==> raven <==
==> flow/design.v <==
`timescale 1ns / 1ps
module addkeyancon(data_in,k1,k,data_out);
 input[63:0] data_in,k1,k;
 output[63:0] data_out;
 assign data_out = data_in ^ k1 ^ k;
endmodule
`timescale 1ns / 1ps
module linear_mprime(data_in,data_out);
	input [63:0] data_in;
	output [63:0] data_out;
	wire [31:0] ims;
    		  assign ims[0] = data_in[59] ^ data_in[55];
		  assign ims[1] = data_in[54] ^ data_in[50];		  
		  assign ims[2] = data_in[61] ^ data_in[49];
		  assign ims[3] = data_in[60] ^ data_in[56];
        assign data_out[63] = ims[0] ^ data_in[51];
        assign data_out[62] = data_in[62] ^ ims[1];
        assign data_out[61] = data_in[57] ^ ims[2];
        assign data_out[60] = ims[3] ^ data_in[52];
        assign data_out[59] = data_in[63] ^ ims[0];
        assign data_out[58] = data_in[58] ^ ims[1];
        assign data_out[57] = data_in[53] ^ ims[2];
        assign data_out[56] = ims[3] ^ data_in[48];
		  assign ims[4] = data_in[63] ^ data_in[51];
		  assign ims[5] = data_in[62] ^ data_in[58];		  
		  assign ims[6] = data_in[57] ^ data_in[53];
		  assign ims[7] = data_in[52] ^ data_in[48];
        assign data_out[55] = data_in[59] ^ ims[4];
        assign data_out[54] = ims[5] ^ data_in[54];
        assign data_out[53] = ims[6] ^ data_in[49];
        assign data_out[52] = data_in[60] ^ ims[7];
        assign data_out[51] = data_in[55] ^ ims[4];
        assign data_out[50] = ims[5] ^ data_in[50];
        assign data_out[49] = data_in[61] ^ ims[6];
        assign data_out[48] = data_in[56] ^ ims[7];
		  assign ims[8] = data_in[47] ^ data_in[43];
		  assign ims[9] = data_in[42] ^ data_in[38];		  
		  assign ims[10] = data_in[37] ^ data_in[33];
		  assign ims[11] = data_in[44] ^ data_in[32];
        assign data_out[47] = ims[8] ^ data_in[39];
        assign data_out[46] = ims[9] ^ data_in[34];
        assign data_out[45] = data_in[45] ^ ims[10];
        assign data_out[44] = ims[11] ^ data_in[40];
        assign data_out[43] = ims[8] ^ data_in[35];
        assign data_out[42] = data_in[46] ^ ims[9];
        assign data_out[41] = data_in[41] ^ ims[10];
        assign data_out[40] = ims[11] ^ data_in[36];
		  assign ims[12] = data_in[39] ^ data_in[35];
		  assign ims[13] = data_in[46] ^ data_in[34];		  
		  assign ims[14] = data_in[45] ^ data_in[41];
		  assign ims[15] = data_in[40] ^ data_in[36];
		  assign data_out[39] = data_in[47] ^ ims[12];
        assign data_out[38] = ims[13] ^ data_in[42];
        assign data_out[37] = ims[14] ^ data_in[37];
        assign data_out[36] = ims[15] ^ data_in[32];
        assign data_out[35] = data_in[43] ^ ims[12];
        assign data_out[34] = ims[13] ^ data_in[38];
        assign data_out[33] = ims[14] ^ data_in[33];
        assign data_out[32] = data_in[44] ^ ims[15];
		  assign ims[16] = data_in[31] ^ data_in[27];
		  assign ims[17] = data_in[26] ^ data_in[22];		  
		  assign ims[18] = data_in[21] ^ data_in[17];
		  assign ims[19] = data_in[28] ^ data_in[16];
        assign data_out[31] = ims[16] ^ data_in[23];
        assign data_out[30] = ims[17] ^ data_in[18];
        assign data_out[29] = data_in[29] ^ ims[18];
        assign data_out[28] = ims[19] ^ data_in[24];
        assign data_out[27] = ims[16] ^ data_in[19];
        assign data_out[26] = data_in[30] ^ ims[17];
        assign data_out[25] = data_in[25] ^ ims[18];
        assign data_out[24] = ims[19] ^ data_in[20];
		  assign ims[20] = data_in[23] ^ data_in[19];
		  assign ims[21] = data_in[30] ^ data_in[18];		  
		  assign ims[22] = data_in[29] ^ data_in[25];
		  assign ims[23] = data_in[24] ^ data_in[20];
        assign data_out[23] = data_in[31] ^ ims[20];
        assign data_out[22] = ims[21] ^ data_in[26];
        assign data_out[21] = ims[22] ^ data_in[21];
        assign data_out[20] = ims[23] ^ data_in[16];
        assign data_out[19] = data_in[27] ^ ims[20];
        assign data_out[18] = ims[21] ^ data_in[22];
        assign data_out[17] = ims[22] ^ data_in[17];
        assign data_out[16] = data_in[28] ^ ims[23];
		  assign ims[24] = data_in[11] ^ data_in[7];
		  assign ims[25] = data_in[6]  ^ data_in[2];		  
		  assign ims[26] = data_in[13] ^ data_in[1];
		  assign ims[27] = data_in[12] ^ data_in[8];
        assign data_out[15] = ims[24] ^ data_in[3];
        assign data_out[14] = data_in[14] ^ ims[25];
        assign data_out[13] = ims[26] ^ data_in[9];
        assign data_out[12] = ims[27] ^ data_in[4];
        assign data_out[11] = data_in[15] ^ ims[24];
        assign data_out[10] = data_in[10] ^ ims[25];
        assign data_out[9]  = ims[26] ^ data_in[5];
        assign data_out[8]  = ims[27] ^ data_in[0];
		  assign ims[28] = data_in[15] ^ data_in[3];
		  assign ims[29] = data_in[14] ^ data_in[10];		  
		  assign ims[30] = data_in[9] ^ data_in[5];
		  assign ims[31] = data_in[4] ^ data_in[0];
        assign data_out[7]  = ims[28] ^ data_in[11];
        assign data_out[6]  = ims[29] ^ data_in[6];
        assign data_out[5]  = ims[30] ^ data_in[1];
        assign data_out[4]  = data_in[12] ^ ims[31];
        assign data_out[3]  = ims[28] ^ data_in[7];
        assign data_out[2]  = ims[29] ^ data_in[2];
        assign data_out[1]  = ims[30] ^ data_in[13];
        assign data_out[0]  = data_in[8] ^ ims[31];
endmodule
`timescale 1ns / 1ps
module linear_m(data_in,data_out);
	input [63:0] data_in;
	output [63:0] data_out;
	wire [63:0] mp;
   linear_mprime mp1(data_in, mp);
	assign data_out[63:60] = mp[63:60];
	assign data_out[59:56] = mp[43:40];
	assign data_out[55:52] = mp[23:20];
	assign data_out[51:48] = mp[3:0];
	assign data_out[47:44] = mp[47:44];
	assign data_out[43:40] = mp[27:24];
	assign data_out[39:36] = mp[7:4];
	assign data_out[35:32] = mp[51:48];
	assign data_out[31:28] = mp[31:28];
	assign data_out[27:24] = mp[11:8];
	assign data_out[23:20] = mp[55:52];
	assign data_out[19:16] = mp[35:32];
	assign data_out[15:12] = mp[15:12];
	assign data_out[11:8]  = mp[59:56];
	assign data_out[7:4]   = mp[39:36];
	assign data_out[3:0]   = mp[19:16];
endmodule
`timescale 1ns / 1ps
module linear_m_inv(data_in,data_out);
	input [63:0] data_in;
	output [63:0] data_out;
	wire [63:0] mp;
	assign mp[63:60] = data_in[63:60];
	assign mp[59:56] = data_in[11:8];
	assign mp[55:52] = data_in[23:20];
	assign mp[51:48] = data_in[35:32];
	assign mp[47:44] = data_in[47:44];
	assign mp[43:40] = data_in[59:56];
	assign mp[39:36] = data_in[7:4];
	assign mp[35:32] = data_in[19:16];
	assign mp[31:28] = data_in[31:28];
	assign mp[27:24] = data_in[43:40];
	assign mp[23:20] = data_in[55:52];
	assign mp[19:16] = data_in[3:0];
	assign mp[15:12] = data_in[15:12];
	assign mp[11:8]  = data_in[27:24];
	assign mp[7:4]   = data_in[39:36];
	assign mp[3:0]   = data_in[51:48];
	linear_mprime mp0(mp,data_out);
endmodule
`timescale 1ns / 1ps
module prince_core(data_in,key,rc,data_out);
	input[63:0] data_in,key,rc;
	output [63:0] data_out;
	wire [63:0] sb_out,m_out,m_out0,xor_out;
	sbox s1(data_in,sb_out);
	linear_m m_0(sb_out,m_out);
	addkeyancon akc1(m_out,key,rc,data_out);
endmodule
module prince_core1(data_in,key,rc,data_out);
	input[63:0] data_in,key,rc;
	output [63:0] data_out;
	wire [63:0] m_out,xor_out;
	addkeyancon akc2(data_in,key,rc,xor_out);
	linear_m_inv m_1(xor_out,m_out);
	invsbox s1(m_out,data_out);
endmodule
module sbox(data_in,data_out);
	input [63:0] data_in;
	output [63:0] data_out;
	function [3:0] sb;
		input [3:0] x;
		case (x)
			4'h0: sb = 4'd11; 4'h1: sb = 4'd15; 4'h2: sb = 4'd3;  4'h3: sb = 4'd2;
			4'h4: sb = 4'd10; 4'h5: sb = 4'd12; 4'h6: sb = 4'd9;  4'h7: sb = 4'd1;
			4'h8: sb = 4'd6;  4'h9: sb = 4'd7;  4'ha: sb = 4'd8;  4'hb: sb = 4'd0;
			4'hc: sb = 4'd14; 4'hd: sb = 4'd5;  4'he: sb = 4'd13; default: sb = 4'd4;
		endcase
	endfunction
	assign data_out={
	  sb(data_in[63:60]),sb(data_in[59:56]),sb(data_in[55:52]),sb(data_in[51:48]),
	  sb(data_in[47:44]),sb(data_in[43:40]),sb(data_in[39:36]),sb(data_in[35:32]),
	  sb(data_in[31:28]),sb(data_in[27:24]),sb(data_in[23:20]),sb(data_in[19:16]),
	  sb(data_in[15:12]),sb(data_in[11: 8]),sb(data_in[ 7: 4]),sb(data_in[ 3: 0])
	};
endmodule
module invsbox(data_in,data_out);
	input [63:0] data_in;
	output [63:0] data_out;
	function [3:0] isb;
		input [3:0] x;
		case (x)
			4'h0: isb = 4'd11; 4'h1: isb = 4'd7;  4'h2: isb = 4'd3;  4'h3: isb = 4'd2;
			4'h4: isb = 4'd15; 4'h5: isb = 4'd13; 4'h6: isb = 4'd8;  4'h7: isb = 4'd9;
			4'h8: isb = 4'd10; 4'h9: isb = 4'd6;  4'ha: isb = 4'd4;  4'hb: isb = 4'd0;
			4'hc: isb = 4'd5;  4'hd: isb = 4'd14; 4'he: isb = 4'd12; default: isb = 4'd1;
		endcase
	endfunction
	assign data_out={
	  isb(data_in[63:60]),isb(data_in[59:56]),isb(data_in[55:52]),isb(data_in[51:48]),
	  isb(data_in[47:44]),isb(data_in[43:40]),isb(data_in[39:36]),isb(data_in[35:32]),
	  isb(data_in[31:28]),isb(data_in[27:24]),isb(data_in[23:20]),isb(data_in[19:16]),
	  isb(data_in[15:12]),isb(data_in[11: 8]),isb(data_in[ 7: 4]),isb(data_in[ 3: 0])
	};
endmodule
`timescale 1ns / 1ps
module prince_top(plaintext,key,ciphertext);
	input [63:0] plaintext;
	input [127:0] key;
	output [63:0] ciphertext;	
	wire [63:0] m[0:11],m1,m2,subkey;
	wire [63:0] ai[1:5];
	assign ai[1]=64'h13198A2E03707344;
	assign ai[2]=64'hA4093822299F31D0;
	assign ai[3]=64'h082EFA98EC4E6C89;
	assign ai[4]=64'h452821E638D01377;
	assign ai[5]=64'hBE5466CF34E90C6C;
	addkeyancon akc1(plaintext,key[127:64],key[63:0],m[0]);
	prince_core p001(m[0],key[63:0],ai[1],m[1]);
	prince_core p011(m[1],key[63:0],ai[2],m[2]);
	prince_core p021(m[2],key[63:0],ai[3],m[3]);
	prince_core p031(m[3],key[63:0],ai[4],m[4]);
	prince_core p041(m[4],key[63:0],ai[5],m[5]);
	sbox s1(m[5],m1);
	linear_mprime mm1(m1,m2);
	invsbox ss1(m2,m[6]);
	getk11 k11(key[63:0],subkey);
	prince_core1 p101(m[6],subkey,ai[5],m[7]);	
	prince_core1 p111(m[7],subkey,ai[4],m[8]);	
	prince_core1 p121(m[8],subkey,ai[3],m[9]);
	prince_core1 p131(m[9],subkey,ai[2],m[10]);
	prince_core1 p141(m[10],subkey,ai[1],m[11]);
   addkeyancon akc31(m[11],subkey,{key[64],key[127:66],key[65]^ key[127]},ciphertext);	
endmodule
module getk11(key,wk);
   input  [63:0] key;
   output [63:0] wk;
	assign wk = {~key[63:62],key[61:56],~key[55],key[54],~key[53],
		key[52],~key[51:50],key[49:46],~key[45],key[44],
		~key[43],key[42:41],~key[40:39],key[38],~key[37:36],
		key[35],~key[34:30],key[29:28],~key[27],key[26:25],
		~key[24],key[23],~key[22:18],key[17:15],~key[14],
		key[13],~key[12],key[11:8],~key[7:6],key[5],
		~key[4:2],key[1],~key[0]};
endmodule
module prince_enc (
    input  wire         clk,
    input  wire         rst,         
    input  wire         in_valid,
    output wire         in_ready,
    input  wire [63:0]  plaintext,
    input  wire [127:0] key,         
    output reg          out_valid,
    output reg  [63:0]  ciphertext
);
    reg         v1;
    reg [63:0]  pt_r;
    reg [127:0] key_r;
    wire [63:0] ct;
    assign in_ready = 1'b1;
    always @(posedge clk) begin
        if (rst) begin
            v1        <= 1'b0;
            out_valid <= 1'b0;
        end else begin
            v1        <= in_valid;
            out_valid <= v1;
        end
    end
    always @(posedge clk) begin
        if (in_valid) begin
            pt_r  <= plaintext;
            key_r <= key;
        end
        if (v1)
            ciphertext <= ct;
    end
    prince_top u_prince (
        .plaintext  (pt_r),
        .key        (key_r),
        .ciphertext (ct)
    );
endmodule
==> flow/run.sh <==
#!/bin/bash
# the make line also repeats each setting of config.mk as NAME=value (left out here)
make -C /OpenROAD-flow-scripts/flow DESIGN_CONFIG=/design/flow/config.mk WORK_HOME=/design/flow/orfs CLKGATE_MAP_FILE= finish
==> flow/config.mk <==
export PLATFORM = sky130hd
export DESIGN_NAME = prince_enc
export DESIGN_NICKNAME = prince_enc
export VERILOG_FILES = /design/flow/design.v
export SDC_FILE = /design/flow/constraint.sdc
export NUM_CORES = 4
export LEC_CHECK = 0
export ABC_AREA = 1
export CAP_MARGIN = 20
export CORE_MARGIN = 2
export CORE_UTILIZATION = 72
export PLACE_DENSITY = 0.6
export SETUP_SLACK_MARGIN = -1.22
export SLEW_MARGIN = 20
==> flow/constraint.sdc <==
create_clock -name core_clock -period 15.2 [get_ports {clk}]
set_input_delay 3.0400 -clock core_clock [delete_from_list [all_inputs] [get_ports {clk}]]
set_output_delay 3.0400 -clock core_clock [all_outputs]
set_load 0.01 [all_outputs]
==> umber: changes against raven <==
CAP_MARGIN = 40   (was 20)
CTS_CLUSTER_DIAMETER = 371   (was default)
CTS_CLUSTER_SIZE = 17   (was default)
HOLD_SLACK_MARGIN = 0.29   (was default)
PLACE_DENSITY = default   (was 0.6)
SETUP_SLACK_MARGIN = 2.05   (was -1.22)
==> flow/constraint.sdc (replaced) <==
create_clock -name core_clock -period 9.83 [get_ports {clk}]
set_input_delay 1.9660 -clock core_clock [delete_from_list [all_inputs] [get_ports {clk}]]
set_output_delay 1.9660 -clock core_clock [all_outputs]
set_load 0.01 [all_outputs]
==> zinc: changes against raven <==
ABC_AREA = default   (was 1)
CELL_PAD_IN_SITES_DETAIL_PLACEMENT = 1   (was default)
CELL_PAD_IN_SITES_GLOBAL_PLACEMENT = 0   (was default)
CORE_UTILIZATION = 40   (was 72)
CTS_CLUSTER_DIAMETER = 252   (was default)
CTS_CLUSTER_SIZE = 35   (was default)
MIN_ROUTING_LAYER = met2   (was default)
PLACE_DENSITY = default   (was 0.6)
PLACE_DENSITY_LB_ADDON = 0.03   (was default)
SETUP_SLACK_MARGIN = default   (was -1.22)
SLEW_MARGIN = 10   (was 20)
==> flow/constraint.sdc (replaced) <==
create_clock -name core_clock -period 12.5 [get_ports {clk}]
set_input_delay 2.5000 -clock core_clock [delete_from_list [all_inputs] [get_ports {clk}]]
set_output_delay 2.5000 -clock core_clock [all_outputs]
set_load 0.01 [all_outputs]
==> results <==
| quantity | raven | zinc | umber |
|---|---|---|---|
| Status | aborted with a tool error | aborted with a tool error | aborted with a tool error |
| Last stage reached | global routing (5_1_grt) | global routing (5_1_grt) | detailed placement (3_5_place_dp) |
| Cell count listed in synth_stat.txt | 16100 | 6636 | 16100 |
| Number of standard cells after synthesis | 16100 | 6636 | 16100 |
| # clock sinks | 258 | 258 | - |
| Fraction of synthesized area in multiplexers | 0% | 9.29% | 0% |
| Quantity of gates resized following cts | 0 | 1119 | - |
| Area share of and-or/or-and cells after synthesis | 0.966% | 16.6% | 0.966% |
| Cell Count Post-Placement | 19300 | 11700 | - |
| Instance area at placement | 0.100 sq mm | 0.0904 sq mm | - |
| Area fraction of the dominant cell type after synthesis | 35.3% | 12.6% | 35.3% |
| DIE HEIGHT | 346 microns | 402 microns | 346 microns |
| Maximum buffer depth of the clock tree | 3 | 3 | - |
| Nets at Floorplan | 16900 | 7461 | 16900 |
| Die Area | 0.120 sq mm | 0.161 sq mm | 0.120 sq mm |
| Post-synth top area cell | sky130_fd_sc_hd__nand2_1 | sky130_fd_sc_hd__xnor2_1 | sky130_fd_sc_hd__nand2_1 |
| FP Util | 72.7% | 40.4% | 72.7% |
| Final weighted congestion in routability-driven placement | 1.28 | 1.10 | 1.28 |
| Root Buffer Master | sky130_fd_sc_hd__clkbuf_16 | sky130_fd_sc_hd__clkbuf_16 | - |
| Average footprint of a synthesized cell | 5.25 sq um | 9.53 sq um | 5.25 sq um |
| Unique cell types | 53 | 145 | 53 |
| Std-Cell Core Area | 0.116 sq mm | 0.157 sq mm | 0.116 sq mm |
